// adc_mul
module adc_mul                   
(
    input  logic         clk_i,                                                
    input  logic         rst_i,                                                
    input  logic [11:0]  x_i,                                                  
    input  logic [11:0]  y_i,                                                  
    input  logic [11:0]  z_i,                                                  
    output logic [11:0]  fp_o                                                  
);
Size: about 150 flip-flops, about 50000 um^2 of cells after synthesis.
Settings: LEC_CHECK=0, ABC_AREA=0, CAP_MARGIN=20, CELL_PAD_IN_SITES_DETAIL_PLACEMENT=1, CORE_MARGIN=2, CORE_UTILIZATION=18, CTS_CLUSTER_DIAMETER=127, CTS_CLUSTER_SIZE=16, GPL_ROUTABILITY_DRIVEN=0, HOLD_SLACK_MARGIN=0.27, MAX_ROUTING_LAYER=met4, MIN_ROUTING_LAYER=met2, PLACE_DENSITY_LB_ADDON=0.27, SLEW_MARGIN=20, TNS_END_PERCENT=30; clock period 144.0 ns.
run.sh (not shown) runs the stock make flow with config.mk's settings and CLKGATE_MAP_FILE=.
Rerun with:
ABC_AREA = 1   (was 0)
CELL_PAD_IN_SITES_DETAIL_PLACEMENT = default   (was 1)
CORE_UTILIZATION = 71   (was 18)
CTS_CLUSTER_DIAMETER = 211   (was 127)
CTS_CLUSTER_SIZE = default   (was 16)
GPL_ROUTABILITY_DRIVEN = default   (was 0)
HOLD_SLACK_MARGIN = default   (was 0.27)
MIN_ROUTING_LAYER = default   (was met2)
PLACE_DENSITY_LB_ADDON = default   (was 0.27)
TNS_END_PERCENT = default   (was 30)
clock period = 84.4 ns   (was 144.0 ns; I/O delays follow)
=> The new run completed without violations; final area rose by 2.5%; global-route usage is higher by 19 points; clock-buffer cell count fell by 3; routed wire length came out lower by 16%; sequential cell count does not change.
Rerun with:
CORE_UTILIZATION = 58   (was 71)
CTS_CLUSTER_DIAMETER = default   (was 211)
MAX_ROUTING_LAYER = default   (was met4)
clock period = 77.7 ns   (was 84.4 ns; I/O delays follow)
The changed run produced a clean layout.
Cell count goes up by 3.3%.
Setup slack gets worse by 1.3 ns.
Register-to-register slack gets worse by 1.3 ns.
First-iteration DRC count goes down by 3.5%.
Utilization goes down by 12 points.
Routed wire length goes up by 5.7%.
Via count goes down by about 1.1%.
Synthesized area is unchanged.
Die area goes up by about 22%.
Rerun with:
ABC_AREA = default   (was 1)
CAP_MARGIN = 15   (was 20)
CORE_UTILIZATION = 72   (was 58)
clock period = 80.5 ns   (was 77.7 ns; I/O delays follow)
With this change the flow ended with an error in 4_1_cts (DPL-0038).
Die size went down by a quarter to a third.
Synthesized area went down by a little under a tenth.
Synthesized cell count went down by about a fifth.

Setup of old:
Starting RTL as in the previous note.
clock: 150.0 ns
lec_check: 0
cap_margin: 20
cell_pad_in_sites_detail_placement: 2
cell_pad_in_sites_global_placement: 3
core_margin: 7
core_utilization: 40
gpl_timing_driven: 0
max_routing_layer: met5
min_routing_layer: met2
setup_slack_margin: 5.0
slew_margin: 15
tns_end_percent: 60
Relative to old, the following input files were edited for new:
Settings: clearing MAX_ROUTING_LAYER, which used to be met5; swapping 40 for 72 in CORE_UTILIZATION; putting ABC_AREA at 1 where nothing was set; swapping 15 for 20 in SLEW_MARGIN; clearing TNS_END_PERCENT, which used to be 60; swapping 7 for 2 in CORE_MARGIN; clearing GPL_TIMING_DRIVEN, which used to be 0; clearing MIN_ROUTING_LAYER, which used to be met2; clearing CELL_PAD_IN_SITES_DETAIL_PLACEMENT, which used to be 2; clearing CELL_PAD_IN_SITES_GLOBAL_PLACEMENT, which used to be 3; clearing SETUP_SLACK_MARGIN, which used to be 5.0; swapping 150.0 for 106.0 in the clock period (ns, I/O delays scaled along).
==> comparison <==
- old → new: worst setup slack rose by 3.88 ns, simple-gate share of the synthesized area went up by 12 points.
- In new, the area overhead of the layout relative to synthesis came out 4.9 points below the value in old.
- new vs old, worst endpoint data arrival time went down by 47.87 ns.
- Summary of the comparison: die size is lower in new, relative to old.
- The faster design of the two is new; old tops out lower.
- Status: sequential cell area parity (old, new)

adc_mul again, from the RTL that the note above started with.
// adc_mul
module adc_mul                   
(
    input  logic         clk_i,                                                
    input  logic         rst_i,                                                
    input  logic [11:0]  x_i,                                                  
    input  logic [11:0]  y_i,                                                  
    input  logic [11:0]  z_i,                                                  
    output logic [11:0]  fp_o                                                  
);
==> flow/config.mk <==
export PLATFORM = sky130hd
export DESIGN_NAME = adc_mul
export DESIGN_NICKNAME = adc_mul
export VERILOG_FILES = /design/flow/design.v
export SDC_FILE = /design/flow/constraint.sdc
export NUM_CORES = 4
export LEC_CHECK = 0
export CAP_MARGIN = 20
export CELL_PAD_IN_SITES_GLOBAL_PLACEMENT = 1
export CORE_ASPECT_RATIO = 0.5
export CORE_MARGIN = 2
export CORE_UTILIZATION = 40
export CTS_CLUSTER_DIAMETER = 101
export CTS_CLUSTER_SIZE = 98
export HOLD_SLACK_MARGIN = -0.07
export SLEW_MARGIN = 0
export TNS_END_PERCENT = 15
==> flow/constraint.sdc <==
create_clock -name core_clock -period 95.0 [get_ports {clk_i}]
set_input_delay 19.0000 -clock core_clock [delete_from_list [all_inputs] [get_ports {clk_i}]]
set_output_delay 19.0000 -clock core_clock [all_outputs]
set_load 0.01 [all_outputs]
Edit:
CELL_PAD_IN_SITES_GLOBAL_PLACEMENT = not set   (was 1)
CORE_ASPECT_RATIO = not set   (was 0.5)
CORE_UTILIZATION = 58   (was 40)
CTS_CLUSTER_DIAMETER = not set   (was 101)
CTS_CLUSTER_SIZE = not set   (was 98)
HOLD_SLACK_MARGIN = not set   (was -0.07)
SLEW_MARGIN = 20   (was 0)
TNS_END_PERCENT = not set   (was 15)
clock period = 81.2 ns   (was 95.0 ns; I/O delays follow)
Outcome: The changed run produced a layout that fails on negative setup slack; critical path depth climbs by 4; global-route usage grows by 13 points; die area went down by 31%; count of clock-buffer cells in the layout drops by 2; via count increases by 17%; routed wire length increases by 2.5%; clock skew rises by 0.0044 ns; fmax increases by 3.5%; worst hold slack stays flat; synthesized area stays the same; core utilization went up by 36 points.
Edit:
CORE_UTILIZATION = 67   (was 58)
MAX_ROUTING_LAYER = met4   (was not set)
clock period = 84.4 ns   (was 81.2 ns; I/O delays follow)
Result: The new run produced a layout that fails on negative setup slack. Critical path depth is higher by 4. Via count is lower by a few percent. Setup slack gets better by 2.7 ns. Cell area is lower by roughly a tenth. Global-route usage is higher by 4.0 points. Sequential share of layout area is higher by 0.74 points.
Edit:
ABC_AREA = 1   (was not set)
CORE_UTILIZATION = 72   (was 67)
CTS_CLUSTER_DIAMETER = 89   (was not set)
PLACE_DENSITY = 0.66   (was not set)
TNS_END_PERCENT = 5   (was not set)
clock period = 63.5 ns   (was 84.4 ns; I/O delays follow)
Effect:
- The new run never finished: it broke off in global routing on ODB-0269
- area after synthesis rises by 8.1%
- die size rose by 0.55%
- synthesized cell count went up by 28%

Starting RTL as in the previous note.
make LEC_CHECK=0 ABC_AREA=1 CAP_MARGIN=15 CORE_MARGIN=2 CORE_UTILIZATION=72 CTS_CLUSTER_DIAMETER=374 CTS_CLUSTER_SIZE=95 SETUP_SLACK_MARGIN=1.93 SLEW_MARGIN=20 TNS_END_PERCENT=15 finish   # period 37.4 ns
The first run failed in 4_1_cts with DPL-0038.
Change:
--- a/flow/config.mk
+++ b/flow/config.mk
@@ -7,10 +7,8 @@
 export LEC_CHECK = 0
 export ABC_AREA = 1
-export CAP_MARGIN = 15
+export CAP_MARGIN = 20
 export CORE_MARGIN = 2
-export CORE_UTILIZATION = 72
-export CTS_CLUSTER_DIAMETER = 374
+export CORE_UTILIZATION = 64
 export CTS_CLUSTER_SIZE = 95
-export SETUP_SLACK_MARGIN = 1.93
 export SLEW_MARGIN = 20
 export TNS_END_PERCENT = 15
This time the run failed in 5_1_grt.
Area after synthesis does not change.
Synthesized cell count does not change.
Die area went up by 12%.
Change:
--- a/flow/config.mk
+++ b/flow/config.mk
@@ -6,9 +6,6 @@
 export NUM_CORES = 4
 export LEC_CHECK = 0
-export ABC_AREA = 1
 export CAP_MARGIN = 20
 export CORE_MARGIN = 2
-export CORE_UTILIZATION = 64
-export CTS_CLUSTER_SIZE = 95
+export CORE_UTILIZATION = 58
 export SLEW_MARGIN = 20
-export TNS_END_PERCENT = 15
==> flow/constraint.sdc (replaced) <==
create_clock -name core_clock -period 50.2 [get_ports {clk_i}]
set_input_delay 10.0400 -clock core_clock [delete_from_list [all_inputs] [get_ports {clk_i}]]
set_output_delay 10.0400 -clock core_clock [all_outputs]
set_load 0.01 [all_outputs]
Now the flow finished with negative setup slack left.
Die area is higher by 2.1%.
Synthesized cell count decreases by 22%.
Synthesized area shrinks by 7.5%.
Change:
--- a/flow/config.mk
+++ b/flow/config.mk
@@ -6,6 +6,9 @@
 export NUM_CORES = 4
 export LEC_CHECK = 0
-export CAP_MARGIN = 20
+export ABC_AREA = 1
+export CAP_MARGIN = 15
 export CORE_MARGIN = 2
-export CORE_UTILIZATION = 58
+export CORE_UTILIZATION = 72
+export CTS_CLUSTER_DIAMETER = 215
+export CTS_CLUSTER_SIZE = 22
 export SLEW_MARGIN = 20
==> flow/constraint.sdc (replaced) <==
create_clock -name core_clock -period 80.5 [get_ports {clk_i}]
set_input_delay 16.1000 -clock core_clock [delete_from_list [all_inputs] [get_ports {clk_i}]]
set_output_delay 16.1000 -clock core_clock [all_outputs]
set_load 0.01 [all_outputs]
This time the run ran to the end with no violations.
Utilization falls by 6.5 points.
Clock skew falls by 15 ps.
Sequential cell count stays the same.
Change:
--- a/flow/config.mk
+++ b/flow/config.mk
@@ -8,7 +8,10 @@
 export ABC_AREA = 1
 export CAP_MARGIN = 15
+export CORE_ASPECT_RATIO = 0.74
 export CORE_MARGIN = 2
 export CORE_UTILIZATION = 72
-export CTS_CLUSTER_DIAMETER = 215
-export CTS_CLUSTER_SIZE = 22
+export CTS_CLUSTER_DIAMETER = 374
+export CTS_CLUSTER_SIZE = 95
+export SETUP_SLACK_MARGIN = 1.93
 export SLEW_MARGIN = 20
+export TNS_END_PERCENT = 15
==> flow/constraint.sdc (replaced) <==
create_clock -name core_clock -period 37.4 [get_ports {clk_i}]
set_input_delay 7.4800 -clock core_clock [delete_from_list [all_inputs] [get_ports {clk_i}]]
set_output_delay 7.4800 -clock core_clock [all_outputs]
set_load 0.01 [all_outputs]
What happened: With this change the flow never finished: it broke off in 4_1_cts. Synthesized cell count stays the same. Area after synthesis is unchanged. Die size is about the same.
